Design ResonantLowPassFilter, start of the top module:
module ResonantLowPassFilter(
    input clk,
    input signed [15:0] audio_in,
    input signed [15:0] cutoff,
    input signed [15:0] resonance,
    input signed [15:0] gain,
    input reset_n,
    output reg signed [15:0] filtered_audio
);
    parameter [15:0] MAX_POS_VALUE = 16'h7FFF;
    parameter [15:0] MIN_NEG_VALUE = -16'h8000;
    reg signed [15:0] state;
    reg signed [15:0] feedback;
    reg signed [15:0] output_reg;
    reg signed [15:0] alpha;
    reg signed [15:0] beta;
    reg signed [15:0] gamma;
    wire signed [31:0] fb_prod  = $signed(state) * $signed(beta);
    wire signed [31:0] out_prod = $signed(state) * $signed(alpha);
    wire signed [16:0] fb_full  = fb_prod >>> 15;
    wire signed [16:0] out_full = out_prod >>> 15;
    wire signed [16:0] st_full  = $signed(audio_in) - $signed(feedback);
    wire signed [16:0] fa_full  = $signed(output_reg) + ($signed(gamma) >>> 1);
    function signed [15:0] sat17;
        input signed [16:0] v;
        begin
  ...
Size: ~3,400 cells after synthesis, roughly 110 flip-flops, ~82 I/O pins, about 26,000 um2 of cells after synthesis.
Settings: LEC_CHECK=0, ABC_AREA=1, CAP_MARGIN=20, CORE_ASPECT_RATIO=0.98, CORE_MARGIN=7, CORE_UTILIZATION=40, CTS_CLUSTER_DIAMETER=34, GPL_ROUTABILITY_DRIVEN=0, MAX_ROUTING_LAYER=met4, PLACE_DENSITY_LB_ADDON=0.09, SLEW_MARGIN=20, TNS_END_PERCENT=25; clock period 10.7 ns.
run.sh (not shown) runs the stock make flow with config.mk's settings and CLKGATE_MAP_FILE=.
The baseline produced a clean layout.
==> next run, changes <==
CELL_PAD_IN_SITES_DETAIL_PLACEMENT = 1   (was not set)
CELL_PAD_IN_SITES_GLOBAL_PLACEMENT = 3   (was not set)
CORE_ASPECT_RATIO = 0.71   (was 0.98)
GPL_ROUTABILITY_DRIVEN = 1   (was 0)
MIN_ROUTING_LAYER = met2   (was not set)
SLEW_MARGIN = 30   (was 20)
What happened:
- setup slack is worse by 380 ps
- non-clock buffer count goes up by 12
- routed wire length goes up by 23%
==> next run, changes <==
ABC_AREA = not set   (was 1)
CELL_PAD_IN_SITES_DETAIL_PLACEMENT = not set   (was 1)
CELL_PAD_IN_SITES_GLOBAL_PLACEMENT = not set   (was 3)
CORE_ASPECT_RATIO = not set   (was 0.71)
GPL_ROUTABILITY_DRIVEN = 0   (was 1)
MIN_ROUTING_LAYER = not set   (was met2)
SLEW_MARGIN = 20   (was 30)
TNS_END_PERCENT = not set   (was 25)
clock period = 7.0 ns   (was 10.7 ns; I/O delays follow)
The changed run ran to the end with no violations.
Count of clock-buffer cells in the layout is unchanged.
Non-clock buffer count climbs by 71.
Wire length went down by 32%.
Synthesized area shrinks by 9.5%.
Utilization is higher by 1.6 points.
Via count drops by 44%.
Global-route usage came out lower by 19 points.
Worst setup slack is worse by 3200 ps.
Sequential share of layout area is higher by 0.68 points.
==> next run, changes <==
ABC_AREA = 1   (was not set)
CELL_PAD_IN_SITES_DETAIL_PLACEMENT = 2   (was not set)
CORE_MARGIN = 10   (was 7)
CORE_UTILIZATION = 34   (was 40)
CTS_CLUSTER_DIAMETER = not set   (was 34)
CTS_CLUSTER_SIZE = 51   (was not set)
MAX_ROUTING_LAYER = not set   (was met4)
MIN_ROUTING_LAYER = met2   (was not set)
PLACE_DENSITY_LB_ADDON = 0.02   (was 0.09)
TNS_END_PERCENT = 15   (was not set)
After rerunning: The new run completed without violations. Flip-flop count does not change. Clock-buffer cell count does not change. Synthesized cell count increases by 37%. Worst setup slack improved by 230 ps. Via count increases by 80%. Wire length increases by 49%. Clock skew is about the same.


== north ==
The RTL this note starts from:
==> flow/design.v <==
module ResonantLowPassFilter(
    input clk,
    input signed [15:0] audio_in,
    input signed [15:0] cutoff,
    input signed [15:0] resonance,
    input signed [15:0] gain,
    input reset_n,
    output reg signed [15:0] filtered_audio
);
    parameter [15:0] MAX_POS_VALUE = 16'h7FFF;
    parameter [15:0] MIN_NEG_VALUE = -16'h8000;
    reg signed [15:0] state;
    reg signed [15:0] feedback;
    reg signed [15:0] output_reg;
    reg signed [15:0] alpha;
    reg signed [15:0] beta;
    reg signed [15:0] gamma;
    wire signed [31:0] fb_prod  = $signed(state) * $signed(beta);
    wire signed [31:0] out_prod = $signed(state) * $signed(alpha);
    wire signed [16:0] fb_full  = fb_prod >>> 15;
    wire signed [16:0] out_full = out_prod >>> 15;
    wire signed [16:0] st_full  = $signed(audio_in) - $signed(feedback);
    wire signed [16:0] fa_full  = $signed(output_reg) + ($signed(gamma) >>> 1);
    function signed [15:0] sat17;
        input signed [16:0] v;
        begin
            if (v > $signed({MAX_POS_VALUE[15], MAX_POS_VALUE}))
                sat17 = $signed(MAX_POS_VALUE);
            else if (v < $signed({MIN_NEG_VALUE[15], MIN_NEG_VALUE}))
                sat17 = $signed(MIN_NEG_VALUE);
            else
                sat17 = v[15:0];
        end
    endfunction
    always @(posedge clk or negedge reset_n) begin
        if (!reset_n) begin
            state <= $signed(16'h0000);
            feedback <= $signed(16'h0000);
            output_reg <= $signed(16'h0000);
            alpha <= $signed(16'h0000);
            beta <= $signed(16'h0000);
            gamma <= $signed(16'h0000);
            filtered_audio <= $signed(16'h0000);
        end else begin
            alpha <= $signed(cutoff);
            beta <= $signed(resonance);
            gamma <= $signed(gain);
            feedback <= sat17(fb_full);
            state <= sat17(st_full);
            output_reg <= sat17(out_full);
            filtered_audio <= sat17(fa_full);  
        end
    end
endmodule
Settings: LEC_CHECK=0, ABC_AREA=1, CAP_MARGIN=20, CORE_MARGIN=2, CORE_UTILIZATION=72, CTS_CLUSTER_SIZE=10, SETUP_SLACK_MARGIN=0.62, SLEW_MARGIN=20, TNS_END_PERCENT=5; clock period 5.82 ns.
Ran to the end and failed final checks on negative setup slack: north.
The inputs of south differ from those of north as listed below.
Settings: a deleted ABC_AREA that had been 1; a deleted CTS_CLUSTER_SIZE that had been 10; a deleted SETUP_SLACK_MARGIN that had been 0.62; a change of CAP_MARGIN from 20 to 5; a change of the clock period (ns, I/O delays scaled along) from 5.82 to 5.72.
## What came out
To summarise south: no stage aborted, but the layout did not pass its checks, failing on negative setup slack.
Met2 usage | south below north
Summary of the comparison: final worst slack is lower in south, relative to north.
Looking at launching instance or port of the critical path, the state[7]$_DFF_PN0_ result is from south; the state[15]$_DFF_PN0_ one comes from north.
Against north, south reports a met3 track demand over resource that is lower.
Of north and south, the higher maximum fanout count along the critical path belongs to north.
